==> flow/design.v <==
module avg(input clk, input [7:0]p1, input [7:0]p2, output reg [7:0]pout);
wire [7:0] outp;
assign outp = {1'b0 , p1[7:1]} + {1'b0 , p2[7:1]};
always@(posedge clk)
begin
	pout <= outp;
end 
endmodule
module subtract(input clk, input [7:0]p1, input [7:0]p2, output reg [7:0]pout);
wire [8:0] diff = {1'b0, p1} - {1'b0, p2};
wire [7:0] mag = diff[8] ? (8'd0 - diff[7:0]) : diff[7:0];
always@(posedge clk)
begin
	pout <= mag/2;
end 
endmodule
module wavelet_1d (clk ,pixel ,pix_out);
input clk ;
input [63:0] pixel ;
output reg [63:0] pix_out;
wire [63:0]pix_out_inter;
wire [63:0] out_illusion ;
genvar i;
	generate 
		for(i=0;i<4;i=i+1) 
		begin : name
			avg u0 (clk,pixel[16*i+7:16*i], pixel[16*i+15:16*i+8],out_illusion[8*i+7:8*i]);
			subtract u1 (clk,pixel[16*i+7:16*i], pixel[16*i+15:16*i+8],out_illusion[8*i+39:8*i+32]);
		end
	endgenerate 
	assign pix_out_inter = {out_illusion[31:0],out_illusion[63:32]};
always@(posedge clk)
	begin
		pix_out <= pix_out_inter;
	end
endmodule
module wavelet_2d (clk ,pixel_out1, pixel_out2 ,pixelcol_out1,pixelcol_out2,dwt_valid);
input clk ;
input [63:0] pixel_out1, pixel_out2 ;
output reg [63:0] pixelcol_out1,pixelcol_out2;
output reg dwt_valid;
wire [63:0]pixelcol1_inter,pixelcol2_inter;
wire [63:0] out_illusion20 ;
wire [63:0] out_illusion21;
genvar j;
	generate 
		for(j=0;j<8;j=j+1) 
		begin : name
			avg u0 (clk,pixel_out1[8*j+7:8*j], pixel_out2[8*j+7:8*j],out_illusion20[8*j+7:8*j]);
			subtract u1 (clk,pixel_out2[8*j+7:8*j], pixel_out1[8*j+7:8*j], out_illusion21[8*j+7:8*j]);
		end
	endgenerate 
	assign pixelcol1_inter = out_illusion20;
	assign pixelcol2_inter = out_illusion21;
always@(posedge clk)
	begin
		pixelcol_out1 <= pixelcol1_inter;
		pixelcol_out2 <= pixelcol2_inter;
	   dwt_valid <= 1'b1;
	end
endmodule
module DWT(clk, inp1,inp2,inp3,inp4,inp5,inp6,inp7,inp8, outp1,outp2,outp3,outp4,outp5,outp6,outp7,outp8,dwt_valid);
input clk;
input [63:0]inp1,inp2,inp3,inp4,inp5,inp6,inp7,inp8;
output [63:0] outp1,outp2,outp3,outp4,outp5,outp6,outp7,outp8;
output dwt_valid;
wire [63:0] inp_1d [7:0];
wire [63:0] out_1d [7:0];
wire dwt_valid1, dwt_valid2, dwt_valid3, dwt_valid4;
assign inp_1d [0] = inp1;
assign inp_1d [1] = inp2;
assign inp_1d [2] = inp3;
assign inp_1d [3] = inp4;
assign inp_1d [4] = inp5;
assign inp_1d [5] = inp6;
assign inp_1d [6] = inp7;
assign inp_1d [7] = inp8;
genvar j;
	generate 
		for(j=0;j<8;j=j+1) 
		begin : name
			wavelet_1d u0(clk,inp_1d[j],out_1d[j]);
		end
	endgenerate 
wavelet_2d x1 (clk, out_1d[0],out_1d[1],outp1,outp5,dwt_valid1);
wavelet_2d x2 (clk, out_1d[2],out_1d[3],outp2,outp6,dwt_valid2);
wavelet_2d x3 (clk, out_1d[4],out_1d[5],outp3,outp7,dwt_valid3);
wavelet_2d x4 (clk, out_1d[6],out_1d[7],outp4,outp8,dwt_valid4);
assign dwt_valid = dwt_valid1 && dwt_valid2 && dwt_valid3 && dwt_valid4;
endmodule
clock: 2.29 ns
lec_check: 0
cap_margin: 20
core_margin: 2
core_utilization: 72
cts_cluster_size: 39
setup_slack_margin: 0.68
slew_margin: 20
run.sh (not shown) runs the stock make flow with config.mk's settings and CLKGATE_MAP_FILE=.
The starting point aborted during clock tree synthesis, error DPL-0033.
==> next run, changes <==
- CORE_UTILIZATION: 72 -> 70
- CTS_CLUSTER_SIZE: 39 -> 36
=>
- The changed run aborted during global routing
- die area grows by a few percent
- synthesized cell count is unchanged
- synthesized area does not change
==> next run, changes <==
- CORE_UTILIZATION: 70 -> 40
- CTS_CLUSTER_SIZE: 36 -> unset
- SETUP_SLACK_MARGIN: 0.68 -> 0.43
- SLEW_MARGIN: 20 -> 5
- clock period: 2.29 -> 4.5 ns (I/O delays scaled with it)
After rerunning: Now the flow produced a clean layout; die size rose by about 70%; synthesized cell count does not change; synthesized area is unchanged.

* * *

try-zinc:
// DWT: RTL as listed in full above, without the edits since
Settings: LEC_CHECK=0, CAP_MARGIN=20, CORE_MARGIN=2, CORE_UTILIZATION=67, CTS_CLUSTER_SIZE=37, HOLD_SLACK_MARGIN=0.27, SLEW_MARGIN=20; clock period 2.22 ns.
try-zinc finished every stage; the final checks, however, were not passed, the failures being negative setup slack.
#### Input delta (try-tundra over try-zinc)
- SETUP_SLACK_MARGIN newly set to 0.59
--- outcome ---
- Status: try-tundra FAILED at global routing (tool error)
- Diff try-zinc..try-tundra | synthesized area per cell | negligible
- Compared with try-zinc, in try-tundra parity-gate share of the synthesized area counting xor and xnor cells stayed essentially flat, number of CTS-inserted buffers rose by 1.
For try-xenon, these inputs were changed with respect to try-tundra:
- changing CORE_UTILIZATION from 67 to 72
- removing HOLD_SLACK_MARGIN (formerly 0.27)
- changing CTS_CLUSTER_SIZE from 37 to 36
- changing SETUP_SLACK_MARGIN from 0.59 to 0.68
- changing the clock period (ns, I/O delays scaled along) from 2.22 to 2.29
Findings:
try-xenon: aborted in clock tree synthesis (tool error)
try-xenon ends up with a number of placement rows that is 4 lower than in try-tundra.
Post-synthesis area per instance came out exactly the same in try-tundra and try-xenon.
Vertical die size is lower on try-xenon
NOTE width of the chip try-tundra->try-xenon decreased by a few percent
Compared with try-tundra, try-xenon shows chip footprint lower by 6.9%.
> inputs changed (try-xenon -> try-sierra)
- CTS_CLUSTER_SIZE removed (was 36)
- SETUP_SLACK_MARGIN removed (was 0.68)
- CORE_UTILIZATION changed from 72 to 58
Findings:
Per the comparison of try-sierra with try-xenon, floorplan die width moved up, number of instances in the synthesized netlist barely changed, placed instance area now sits lower, die height up about 11%. Relative to try-xenon, placed cell count increased by about 5.6% in try-sierra. From the logs: try-sierra reached the end of the flow and failed the layout checks with negative setup slack. The effective utilization at floorplan in try-sierra was lower than what try-xenon gave. Summary of try-sierra over try-xenon: die size went up 24%, post-place setup slack went down 32 ps.
Relative to try-sierra, the following input files were edited for try-quartz:
- HOLD_SLACK_MARGIN: unset -> 0.27
- CORE_UTILIZATION: 58 -> 70
- CTS_CLUSTER_SIZE: unset -> 37
- the clock period (ns, I/O delays scaled along): 2.29 -> 2.43
### Flow results
Although try-quartz finished all stages, its layout failed final checks on negative setup slack.
Relative to try-sierra, data arrival at the endpoint of the critical path has increased by 520 ps in try-quartz.
Delta (try-quartz minus try-sierra): final standard cell utilization of the core rose 14 points; design area moved down; final critical-path required period higher; via count of the first global-routing pass up about 12%; required time of the critical path higher.
[compare] base=try-sierra new=try-quartz: post-detailed-routing wire length rose 56,000 µm; sequential share of layout area went up by 0.63 points; number of cells on the critical path moved down.
--- input diff try-quartz..try-ember ---
- HOLD_SLACK_MARGIN removed (was 0.27)
- SETUP_SLACK_MARGIN newly set to 0.68
- the clock period (ns, I/O delays scaled along) changed from 2.43 to 2.29
==> results <==
The flow ended early for try-ember: it failed with a tool error in global routing.
try-ember ended with more post-CTS resize count than try-quartz.
On try-ember: final RePlAce weighted congestion is about 6% higher than what try-quartz gave.
Re gate count of the mapped netlist: no difference whatsoever between try-ember and try-quartz.
try-ember -> try-quartz: netlist area before placement delta 0, exact match
Reported for try-ember and try-quartz, number of enable-type register cells in the synthesized netlist turned out identical to the last digit.
Diff try-ember and try-quartz: pre-CTS setup slack higher in try-quartz

* * *

== the baseline ==
RTL: the design.v shown in full above, as it stands there.
Settings: LEC_CHECK=0, CAP_MARGIN=15, CORE_MARGIN=2, CORE_UTILIZATION=72, CTS_CLUSTER_DIAMETER=351, CTS_CLUSTER_SIZE=100, PLACE_DENSITY_LB_ADDON=0.01, SLEW_MARGIN=20, TNS_END_PERCENT=15; clock period 1.71 ns.
The baseline: aborted in clock tree synthesis (tool error)
#### Input delta (the candidate over the baseline)
Settings: a change of CAP_MARGIN from 15 to 20; a deleted CTS_CLUSTER_DIAMETER that had been 351; a change of CORE_UTILIZATION from 72 to 40; a deleted PLACE_DENSITY_LB_ADDON that had been 0.01; a deleted CTS_CLUSTER_SIZE that had been 100; a deleted TNS_END_PERCENT that had been 15; a change of the clock period (ns, I/O delays scaled along) from 1.71 to 4.5.
### Flow results
- The flow did not stop early for the candidate: all stages ran, and the layout cleared the timing, design-rule and antenna checks.
- Compared with the baseline, in the candidate final RePlAce weighted congestion decreased 13%, number of rows created at floorplan increased 42.
- Re share of the yosys chip area belonging to registers: no difference whatsoever between the baseline and the candidate.
- [compare] base=the baseline new=the candidate: cell count after placement saw a decrease, area of the placeable core saw an increase, die area saw an increase.

* * *

Setup of run 1:
// DWT: RTL as listed in full above, without the edits since
clock: 2.47 ns
lec_check: 0
cap_margin: 20
core_margin: 2
core_utilization: 70
cts_cluster_size: 14
setup_slack_margin: 0.13
slew_margin: 10
Run 1 had finished all stages when the layout checks came back failing, citing negative setup slack.
--- input diff run 1..run 2 ---
- changing SLEW_MARGIN from 10 to 20
- removing CTS_CLUSTER_SIZE (formerly 14)
- removing SETUP_SLACK_MARGIN (formerly 0.13)
- changing CORE_UTILIZATION from 70 to 67
- changing the clock period (ns, I/O delays scaled along) from 2.47 to 2.78
- Run 2 vs. run 1: clock power went down about 10%; wire length lower; power share of the clock group moved up.
- Lower actual transition at the worst max-transition pin was reported by run 2, not run 1.
- Cell area: run 2 better than run 1
- Compared to run 1, run 2 was floorplanned on a bigger die.
- No stage failed in run 2, and the final checks on the layout all came back clean.
Here is what was changed in the inputs of run 3 compared with run 2.
- changing CORE_UTILIZATION from 67 to 63
- setting CTS_CLUSTER_SIZE to 37 for the first time
- changing the clock period (ns, I/O delays scaled along) from 2.78 to 2.22
--- outcome ---
Nothing crashed in run 3 and all stages finished; the problem is that the final layout failed, the offending checks being negative setup slack. Compared run 3 vs run 2, and final period utilization is up in run 3. Looking at power spent charging and discharging nets, run 3 sits 0.017 W higher than run 2 does. Against run 2, post-route standard cell area excluding fillers in run 3 rose by a little under 10%. Compared with run 2, run 3 shows a final standard cell utilization of the core that is 0.99 points higher. The via count number comes out lower for run 2 vs run 3. On worst setup slack, the lower figure sits with run 3, not run 2. Run 2 has lower non-clock buffer count than run 3.

* * *

RTL: the design.v shown in full above, as it stands there.
Settings: LEC_CHECK=0, CAP_MARGIN=20, CORE_MARGIN=2, CORE_UTILIZATION=40, SLEW_MARGIN=20; clock period 2.78 ns.
==> next run, changes <==
- ABC_AREA: unset -> 1
- CORE_UTILIZATION: 40 -> 69
- clock period: 2.78 -> 2.97 ns (I/O delays scaled with it)
Outcome: The changed run went through all stages and came out clean. Combinational power went down by 5.7%. Sequential share of layout area drops by 0.81 points. Core utilization climbs by 32 points. Synthesized area grows by 8.9%. Final area is higher by 2.3%. Global-route usage climbs by 19 points. Register-to-register slack gains 380 ps. Via count goes up by 33%. Setup slack got worse by 17 ps. Die size went down by 37%. Total power goes down by 6.5%.
==> next run, changes <==
- CORE_ASPECT_RATIO: unset -> 1.32
- SETUP_SLACK_MARGIN: unset -> -0.13
- clock period: 2.97 -> 2.44 ns (I/O delays scaled with it)
=> With this change the flow completed, yet does not pass: setup timing; worst hold slack degrades by 6.6 ps; power rises by 22%; via count climbs by 3.3%; design area grows by 3.3%.
==> next run, changes <==
- ABC_AREA: 1 -> unset
- CORE_ASPECT_RATIO: 1.32 -> unset
- CORE_UTILIZATION: 69 -> 63
- PLACE_DENSITY: unset -> 0.57
- SETUP_SLACK_MARGIN: -0.13 -> unset
- SLEW_MARGIN: 20 -> 10
- clock period: 2.44 -> 1.54 ns (I/O delays scaled with it)
Now the flow ended with an error in global routing (5_1_grt), error DPL-0038.
Area after synthesis drops by about 8%.
Die size rises by about 0.55%.
Synthesized cell count shrinks by about 26%.

* * *

== job 101 ==
// DWT: RTL as listed in full above, without the edits since
make LEC_CHECK=0 CAP_MARGIN=20 CORE_MARGIN=6 CORE_UTILIZATION=63 MAX_ROUTING_LAYER=met4 PLACE_DENSITY=0.57 SLEW_MARGIN=10 finish   # period 4.14 ns
Input changes introduced in job 102 (baseline for comparison: job 101):
# job 101
export LEC_CHECK = 0
export CAP_MARGIN = 20
export CORE_MARGIN = 6
export CORE_UTILIZATION = 63
export MAX_ROUTING_LAYER = met4
export PLACE_DENSITY = 0.57
export SLEW_MARGIN = 10
create_clock -name core_clock -period 4.14 [get_ports {clk}]
# job 102
export LEC_CHECK = 0
export CAP_MARGIN = 20
export CORE_MARGIN = 2
export CORE_UTILIZATION = 69
export CTS_CLUSTER_DIAMETER = 354
export CTS_CLUSTER_SIZE = 14
export SETUP_SLACK_MARGIN = -0.14
export SLEW_MARGIN = 10
create_clock -name core_clock -period 2.33 [get_ports {clk}]
==> comparison <==
- Looking at job 101 and job 102, the worst hold slack is a wash.
- Job 102 vs. job 101: global routing usage on met1 +6.3 points; transition at the pin with the smallest max-transition slack now sits higher; part of the total power dissipated in combinational logic up 5.8 points; global-route usage went up by 9.5 points.
- Compared with job 101, in job 102 total power rose by 61 mW, worst setup slack went down 1480 ps, area after detailed placement up 7.2%, wire length increased 43,000 µm.
- Job 102 falls short of job 101 in detailed placement HPWL.
- Job 102: complete, dirty (negative setup slack)
- Against job 101, job 102 comes in 16% higher on first-pass GRT wire length.
- Run comparison: job 101 uppermost metal layer occupied by signal nets met4; job 102 uppermost metal layer occupied by signal nets met5
## Diff of input files: job 103 against job 102
# job 102
export LEC_CHECK = 0
export CAP_MARGIN = 20
export CORE_MARGIN = 2
export CORE_UTILIZATION = 69
export CTS_CLUSTER_DIAMETER = 354
export CTS_CLUSTER_SIZE = 14
export SETUP_SLACK_MARGIN = -0.14
export SLEW_MARGIN = 10
create_clock -name core_clock -period 2.33 [get_ports {clk}]
# job 103
export LEC_CHECK = 0
export CAP_MARGIN = 20
export CORE_MARGIN = 2
export CORE_UTILIZATION = 63
export CTS_CLUSTER_SIZE = 14
export PLACE_DENSITY = 0.57
export SETUP_SLACK_MARGIN = 0.64
export SLEW_MARGIN = 10
create_clock -name core_clock -period 2.47 [get_ports {clk}]
Notes after the runs:
No crash in job 103: every stage finished, but the layout fails its final checks due to negative setup slack.
From job 102 to job 103, share of flip-flops with an asynchronous set or reset did not move at all.
The areal power density over the cells was comparable across job 102 and job 103.
Against job 102, job 103 reports a number of inserted filler cells in the final layout that is higher.
~same chip area from the yosys synthesis statistics in job 102 and job 103
Run comparison: job 103 capture point of the critical path x3.name[7].u1.pout[6]; job 102 capture point of the critical path x4.name[4].u1.pout[6]
For job 104, these inputs were changed with respect to job 103:
# job 103
export LEC_CHECK = 0
export CAP_MARGIN = 20
export CORE_MARGIN = 2
export CORE_UTILIZATION = 63
export CTS_CLUSTER_SIZE = 14
export PLACE_DENSITY = 0.57
export SETUP_SLACK_MARGIN = 0.64
export SLEW_MARGIN = 10
create_clock -name core_clock -period 2.47 [get_ports {clk}]
# job 104
export LEC_CHECK = 0
export CAP_MARGIN = 20
export CORE_MARGIN = 2
export CORE_UTILIZATION = 66
export MAX_ROUTING_LAYER = met4
export PLACE_DENSITY = 0.57
export SETUP_SLACK_MARGIN = 1.32
export SLEW_MARGIN = 10
export TNS_END_PERCENT = 5
create_clock -name core_clock -period 5.08 [get_ports {clk}]
==> comparison <==
Job 104 reports a lower share of power burned in combinational logic than job 103 does. Re part of the Yosys area used for sequential elements: no difference whatsoever between job 103 and job 104. Per the comparison of job 104 with job 103, total global routing track utilization climbed 0.41 points, fraction of the core area covered by cells at the end of the flow went down 7.2 points, share of power burned in the clock network climbed 3.4 points. Job 104 finished all stages; the layout is clean. Relative to job 103, switching share of power has decreased by 2.9 points in job 104. Diff job 103 -> job 104 | area of placed instances | decrease of about 6.4%. Job 103 -> job 104: reported max-cap violation count delta 0, exact match.
> inputs changed (job 104 -> job 105)
# job 104
export LEC_CHECK = 0
export CAP_MARGIN = 20
export CORE_MARGIN = 2
export CORE_UTILIZATION = 66
export MAX_ROUTING_LAYER = met4
export PLACE_DENSITY = 0.57
export SETUP_SLACK_MARGIN = 1.32
export SLEW_MARGIN = 10
export TNS_END_PERCENT = 5
create_clock -name core_clock -period 5.08 [get_ports {clk}]
# job 105
export LEC_CHECK = 0
export CAP_MARGIN = 20
export CORE_MARGIN = 2
export CORE_UTILIZATION = 64
export MAX_ROUTING_LAYER = met4
export PLACE_DENSITY = 0.57
export SLEW_MARGIN = 10
export TNS_END_PERCENT = 5
create_clock -name core_clock -period 5.08 [get_ports {clk}]
--- outcome ---
Diff job 104 -> job 105: worst setup margin higher, maximum number of pins on one net before global-route repair rose 1. The non-clock buffer contribution to total cell area on job 104 is in line with that on job 105. Every stage of the flow completed for job 105, and the final layout passed the timing, design-rule and antenna checks. Diff job 105..job 104 | ratio of total power to cell area | negligible. Depth of the worst hold-timing path: job 105 vs job 104 identical. Higher weighted congestion reported at the end of routability-driven placement goes to job 104 over job 105.
No activity file was given, so power comes from the tool's default toggle rates.
